== run B ==
## mul
module mul(
    input  wire        clk,
    input  wire        rst,
    input  wire [63:0] lm,
    input  wire [63:0] rm,
    input  wire [1:0]  Data_type,
    output reg  [19:0] mul_out
);
Settings: LEC_CHECK=0, CAP_MARGIN=0, CORE_MARGIN=10, CORE_UTILIZATION=65, CTS_CLUSTER_DIAMETER=245, CTS_CLUSTER_SIZE=95, PLACE_DENSITY=0.39, SLEW_MARGIN=20, TNS_END_PERCENT=5; clock period 6.5 ns.
run.sh (not shown) runs the stock make flow with config.mk's settings and CLKGATE_MAP_FILE=.
[inputs] run F vs run B
# run B
export LEC_CHECK = 0
export CAP_MARGIN = 0
export CORE_MARGIN = 10
export CORE_UTILIZATION = 65
export CTS_CLUSTER_DIAMETER = 245
export CTS_CLUSTER_SIZE = 95
export PLACE_DENSITY = 0.39
export SLEW_MARGIN = 20
export TNS_END_PERCENT = 5
create_clock -name core_clock -period 6.5 [get_ports {clk}]
# run F
export LEC_CHECK = 0
export CAP_MARGIN = 20
export CORE_MARGIN = 2
export CORE_UTILIZATION = 40
export SLEW_MARGIN = 20
create_clock -name core_clock -period 6.5 [get_ports {clk}]
==> results <==
Diff run B -> run F: time the final worst path needs with I/O delays and setup higher; wire length after detailed routing went up; worst setup slack fell 0.0032 ns; pre-CTS setup slack went down by 0.12 ns.

---

run 1:
mul again, from the RTL that the note above started with.
export LEC_CHECK = 0
export CAP_MARGIN = 20
export CORE_MARGIN = 2
export CORE_UTILIZATION = 70
export CTS_CLUSTER_SIZE = 37
export MAX_ROUTING_LAYER = met4
export PLACE_DENSITY = 0.65
export SLEW_MARGIN = 20
export TNS_END_PERCENT = 5
create_clock -name core_clock -period 5.7 [get_ports {clk}]
The flow for run 1 finished, though final verification flagged negative setup slack.
diff inputs: run 1 => run 2
diff --git a/flow/config.mk b/flow/config.mk
--- a/flow/config.mk
+++ b/flow/config.mk
@@ -10,3 +10,2 @@
-export CORE_UTILIZATION = 70
-export CTS_CLUSTER_SIZE = 37
-export MAX_ROUTING_LAYER = met4
+export CORE_UTILIZATION = 72
+export CTS_CLUSTER_SIZE = 33
@@ -15 +13,0 @@
-export TNS_END_PERCENT = 5
==> flow/constraint.sdc <==
create_clock -name core_clock -period 5.32 [get_ports {clk}]
set_input_delay 1.0640 -clock core_clock [delete_from_list [all_inputs] [get_ports {clk}]]
set_output_delay 1.0640 -clock core_clock [all_outputs]
set_load 0.01 [all_outputs]
[summary]
- The flow ran to completion for all of run 1 and run 2 but run 2, which stopped partway.
- Run 2 did not run to completion, as it errored out during 5_1_grt.
- The flow completed for run 1, but it is not clean: the layout still shows negative setup slack.
- Re netlist area before placement: no difference whatsoever between run 2 and run 1.
- Looking only at number of buffers inserted by post-CTS setup repair, and setting everything else aside, the higher value of run 2 and run 1 goes to run 2.
- Comparing run 1 against run 2, there is no change at all in synthesized area per cell.
- Post-cts repair resize count in run 2 is 340% above run 1.
- Delta (run 2 minus run 1): die footprint -1800 um2, number of primary I/O pins ~0 delta, die boundary height -3.6 um, final weighted congestion in routability-driven placement -about 0.54%.
- Relative to run 1, the area of placed instances of run 2 is higher by 4.3%.
- In run 2 the placement row count turned out 1 lower than in run 1.
- Detailed placement HPWL came out higher on run 2 than on run 1.
Changes in run 3 relative to run 2:
diff --git a/flow/config.mk b/flow/config.mk
--- a/flow/config.mk
+++ b/flow/config.mk
@@ -10,3 +10 @@
-export CORE_UTILIZATION = 72
-export CTS_CLUSTER_SIZE = 33
-export PLACE_DENSITY = 0.65
+export CORE_UTILIZATION = 65
==> flow/constraint.sdc <==
create_clock -name core_clock -period 5.26 [get_ports {clk}]
set_input_delay 1.0520 -clock core_clock [delete_from_list [all_inputs] [get_ports {clk}]]
set_output_delay 1.0520 -clock core_clock [all_outputs]
set_load 0.01 [all_outputs]
--- outcome ---
- Run 3: all stages done; final checks FAILED (negative setup slack).
- Run 3 against run 2: post-cts resize count now sits lower; total instance count after detailed placement increased by 152 relative to the old numbers; yosys stat cell total essentially unchanged; parity-gate share of the synthesized area counting xor and xnor cells now sits at about the same level; chip area rose by 6900 um2.
- The final estimated routing congestion in global placement of run 3 is lower than that of run 2.
- When run 3 is measured against run 2, its number of buffers added for setup after CTS turns out 3 lower.
- The placeable core region of run 3 was inferior to that of run 2.
Changes in run 4 relative to run 3:
diff --git a/flow/config.mk b/flow/config.mk
--- a/flow/config.mk
+++ b/flow/config.mk
@@ -10 +10,2 @@
-export CORE_UTILIZATION = 65
+export CORE_UTILIZATION = 66
+export SETUP_SLACK_MARGIN = -0.35
==> flow/constraint.sdc <==
create_clock -name core_clock -period 5.11 [get_ports {clk}]
set_input_delay 1.0220 -clock core_clock [delete_from_list [all_inputs] [get_ports {clk}]]
set_output_delay 1.0220 -clock core_clock [all_outputs]
set_load 0.01 [all_outputs]
==> comparison <==
Run 4 and run 3: no clean run
From the logs: run 4 reached the end of the flow and failed the layout checks with negative setup slack.
Between run 4 and run 3, wire length on met2 is lower for run 4, run 3 comes in above that.
Placer's final routability congestion estimate of run 4 exceeds that of run 3 slightly.
As far as proportion of power drawn by combinational gates is concerned, run 3 and run 4 perform about the same.

---

job 846:
Starting RTL as in the previous note.
clock: 8.69 ns
lec_check: 0
cap_margin: 25
cell_pad_in_sites_detail_placement: 1
cell_pad_in_sites_global_placement: 2
core_aspect_ratio: 1.4
core_margin: 2
core_utilization: 30
cts_cluster_diameter: 24
cts_cluster_size: 17
gpl_routability_driven: 0
gpl_timing_driven: 0
min_routing_layer: met2
place_density_lb_addon: 0.12
slew_margin: 20
tns_end_percent: 40
Inputs modified between job 846 and job 9030:
Settings: a deleted CTS_CLUSTER_SIZE that had been 17; a deleted TNS_END_PERCENT that had been 40; a change of CORE_UTILIZATION from 30 to 66; a deleted CORE_ASPECT_RATIO that had been 1.4; a deleted GPL_ROUTABILITY_DRIVEN that had been 0; a deleted CELL_PAD_IN_SITES_GLOBAL_PLACEMENT that had been 2; a deleted GPL_TIMING_DRIVEN that had been 0; a deleted PLACE_DENSITY_LB_ADDON that had been 0.12; a deleted CELL_PAD_IN_SITES_DETAIL_PLACEMENT that had been 1; a deleted CTS_CLUSTER_DIAMETER that had been 24; a deleted MIN_ROUTING_LAYER that had been met2; a change of CAP_MARGIN from 25 to 20; a change of the clock period (ns, I/O delays scaled along) from 8.69 to 5.32.
==> results <==
Job 9030 finished all stages; layout check result: FAIL, due to setup timing. Job 9030 vs job 846 — worst hold slack rose 74 ps. Diff job 846 -> job 9030 | final area | increase of about 18%. Number of well-tap cells placed, job 9030 vs job 846: down by more than half. On wire length, job 9030 does better than job 846. Setup slack: job 9030 less than job 846. Between job 9030 and job 846, number of standard cells in the layout, taps in and fillers out is higher for job 846, job 9030 comes in under that.
diff inputs: job 9030 => job 8064
Settings: CAP_MARGIN changed from 20 to 10; CTS_CLUSTER_SIZE newly set to 40.
Notes after the runs:
- STATUS run=job 8064 STAGES=ALL_DONE FINAL_CHECKS=FAILED CAUSE=setup timing
- Final cell count without fillers came out exactly the same in job 9030 and job 8064.
- Re synthesized cell count: no difference whatsoever between job 9030 and job 8064.
- As far as met3 routing resource usage after global routing goes, job 9030 and job 8064 are indistinguishable; the numbers are identical.
- Comparing job 9030 against job 8064, there is no change at all in flop share of the area.
What job 3769 does differently from job 8064 at the input level:
Settings: CORE_UTILIZATION: 66 -> 71; CAP_MARGIN: 10 -> 20; CTS_CLUSTER_SIZE: 40 -> 37; PLACE_DENSITY: unset -> 0.65.
==> results <==
Job 3769 never completed; the flow aborted with a tool error in 5_1_grt. Floorplan die area in job 3769 vs job 8064: down 6.9%. [compare] base=job 8064 new=job 3769: die extent in x lower; number of buffers added by the clock tree synthesis step closely matched the old numbers.
Power is estimated from default activity; no workload was simulated.
